## SystolicCore
module SystolicCore(
	input clk,
	input rst,
	input start,
	input mode_conv_mm,
	input isac,
	input isrelu,
	input isbn,
	input [22:0] dfsm_config,
	input all_data_rdy,
	input pe_config_1_1,
	input pe_config_1_2,
	input pe_config_1_3,
	input pe_config_2_1,
	input pe_config_2_2,
	input pe_config_2_3,
	input [7:0] data_horz_1_1,
	input [7:0] data_horz_1_2,
	input [7:0] data_horz_1_3,
	input [7:0] data_horz_2_1,
	input [7:0] data_horz_2_2,
	input [7:0] data_horz_2_3,
	input [7:0] data_obli_1,
	input [7:0] data_obli_2,
	input [7:0] data_obli_3,
	input [7:0] data_obli_4,
	input [7:0] data_obli_5,
	input [7:0] data_obli_6,
	input [15:0] data_bn_1,
	input [15:0] data_bn_2,
	input data_bn_en,
	output data_preread,
	output [7:0] dout_1_1,
	output [7:0] dout_1_2,
	output [7:0] dout_1_3,
	output [7:0] dout_1_4,
	output [7:0] dout_2_1,
	output [7:0] dout_2_2,
	output [7:0] dout_2_3,
	output [7:0] dout_2_4,
	output dout_en_1_1,
	output dout_en_1_2,
	output dout_en_1_3,
	output dout_en_1_4,
	output dout_en_2_1,
	output dout_en_2_2,
	output dout_en_2_3,
	output dout_en_2_4
);
Size in the first run: roughly 14,000 cells after synthesis, ~1,500 flip-flops, about 0.10 mm2 of cells after synthesis.
clock: 3.68 ns
lec_check: 0
abc_area: 1
cap_margin: 20
core_margin: 2
core_utilization: 72
cts_cluster_diameter: 364
cts_cluster_size: 14
place_density_lb_addon: 0.1
setup_slack_margin: 1.04
slew_margin: 20
run.sh (not shown) runs the stock make flow with config.mk's settings and CLKGATE_MAP_FILE=.
The baseline finished but failed the layout checks on negative setup slack.
Edit:
CORE_ASPECT_RATIO = 0.5   (was unset)
CTS_CLUSTER_DIAMETER = unset   (was 364)
CTS_CLUSTER_SIZE = unset   (was 14)
PLACE_DENSITY = 0.67   (was unset)
PLACE_DENSITY_LB_ADDON = unset   (was 0.1)
SETUP_SLACK_MARGIN = 1.86   (was 1.04)
clock period = 6.57 ns   (was 3.68 ns; I/O delays follow)
Effect: The changed run completed and failed the layout checks on negative setup slack; setup slack gains 1.8 ns; worst hold slack loses 0.0055 ns; final area goes down by about 5.5%; synthesized area is unchanged; sequential power goes down by about 44%; power goes down by 39%; via count goes down by about 9%; synthesized cell count stays the same.
Edit:
ABC_AREA = unset   (was 1)
CORE_ASPECT_RATIO = unset   (was 0.5)
CTS_CLUSTER_DIAMETER = 102   (was unset)
CTS_CLUSTER_SIZE = 10   (was unset)
HOLD_SLACK_MARGIN = 0.3   (was unset)
PLACE_DENSITY = 0.35   (was 0.67)
SETUP_SLACK_MARGIN = 1.09   (was 1.86)
The new run finished with negative setup slack left.
Design area drops by roughly a tenth.
Non-clock buffer count drops by 227.
Combinational power drops by a quarter to a third.
Setup slack is worse by 0.11 ns.
Clock-buffer cell count drops by 14.
Cell count drops by a quarter to a third.
Clock skew drops by 0.021 ns.
Worst hold slack is better by 0.017 ns.
Power drops by a few percent.
Via count drops by about a fifth.
Clock power drops by a few percent.
Edit:
ABC_AREA = 1   (was unset)
CELL_PAD_IN_SITES_GLOBAL_PLACEMENT = 0   (was unset)
CTS_CLUSTER_DIAMETER = unset   (was 102)
CTS_CLUSTER_SIZE = 93   (was 10)
HOLD_SLACK_MARGIN = 0.29   (was 0.3)
PLACE_DENSITY = unset   (was 0.35)
PLACE_DENSITY_LB_ADDON = 0.24   (was unset)
SETUP_SLACK_MARGIN = -0.26   (was 1.09)
TNS_END_PERCENT = 85   (was unset)
Outcome: The new run completed and failed the layout checks on negative setup slack. Setup slack is better by 0.34 ns. Sequential cell count stays the same. Via count came out higher by a quarter to a third. Power came out higher by a little under a tenth. Area after synthesis came out higher by a little under a tenth. Cell area came out higher by roughly a tenth. Critical path depth came out higher by 16. Clock power came out higher by about a fifth. Wire length came out higher by a quarter to a third. First-iteration DRC count came out higher by well over a third.

Setup of run A:
Starting RTL as in the previous note.
clock: 11.2 ns
lec_check: 0
cap_margin: 20
core_margin: 2
core_utilization: 57
cts_cluster_size: 96
place_density: 0.6
slew_margin: 20
Modified inputs, run B compared to run A
Settings: clearing PLACE_DENSITY, which used to be 0.6; clearing CTS_CLUSTER_SIZE, which used to be 96; putting SETUP_SLACK_MARGIN at 1.93 where nothing was set; swapping 57 for 58 in CORE_UTILIZATION; swapping 11.2 for 8.44 in the clock period (ns, I/O delays scaled along).
Between run B and run A, it is run B whose number of global-route vias before repair is higher, by about 2%.
Run B vs. run A: share of the clock period used by the worst path after layout saw an increase; non-clock buffer count in the final layout saw an increase; post-route worst setup slack saw a decrease.
Going from run A to run B, flop share of the area lost 1.0 points, setup skew after layout saw an increase, worst max-slew margin expressed relative to the limit has increased, combinational gate area now sits higher, critical path arrival shows a reduction of 950 ps.
Against run A, total power in run B came out worse.
Run A and run B: one clean run, run A; the rest did not finish clean.
Run B had finished all stages when the layout checks came back failing, citing setup timing.
Compared to run A, the routing of run B uses more wire.
## Diff of input files: run C against run B
Settings: CORE_UTILIZATION: 58 -> 45; SETUP_SLACK_MARGIN: 1.93 -> unset; PLACE_DENSITY: unset -> 0.6; the clock period (ns, I/O delays scaled along): 8.44 -> 12.0.
Findings:
The total power after layout in run C is 0.70 times that in run B. Power density normalized to cell area: higher on run B. Routed wire in run C totals less than in run B. In summary, run C completed successfully, with a layout that passed the timing, DRC and antenna checks. From the logs: run B reached the end of the flow and failed the layout checks with setup timing. Looking at end point of the critical path, the dout_2_2[2] result is from run B; the dout_1_3[2] one comes from run C. From run B to run C the numbers moved as follows: maximum vdd drop saw a decrease; relative max-transition margin decreased 4.8 points; power consumed by sequential cells down 30%; combinational share of power shows a reduction of 0.4 points.
Setup changes, run C to run D
Settings: GPL_ROUTABILITY_DRIVEN newly set to 0; PLACE_DENSITY_LB_ADDON newly set to 0.23; CTS_CLUSTER_DIAMETER newly set to 25; TNS_END_PERCENT newly set to 95; MIN_ROUTING_LAYER newly set to met1; CORE_UTILIZATION changed from 45 to 15; SLEW_MARGIN changed from 20 to 10; PLACE_DENSITY removed (was 0.6); CAP_MARGIN changed from 20 to 0.
Side by side, time the worst path needs with I/O delays and setup turned out lower in run D than in run C. In the final reports, the cell area of run D is larger than that of run C. On minimum setup slack in the final design, the higher figure sits with run D, not run C. Re highest cell delay on the worst timing path: run C and run D aren't equal, and the higher value belongs to run D. Compared with run C, run D shows part of the total power dissipated in combinational logic lower by 1.3 points. Fraction of met3 tracks used by global routing: run D < run C. Against run C, run D reports a power that is higher. | logic depth of the worst setup path including buffers | higher: run D |. Compared with run C, in run D non-clock buffer count shows an increase of 37, clock skew rose by 16 ps, routed wire length now sits higher.
No activity file was given, so power comes from the tool's default toggle rates.
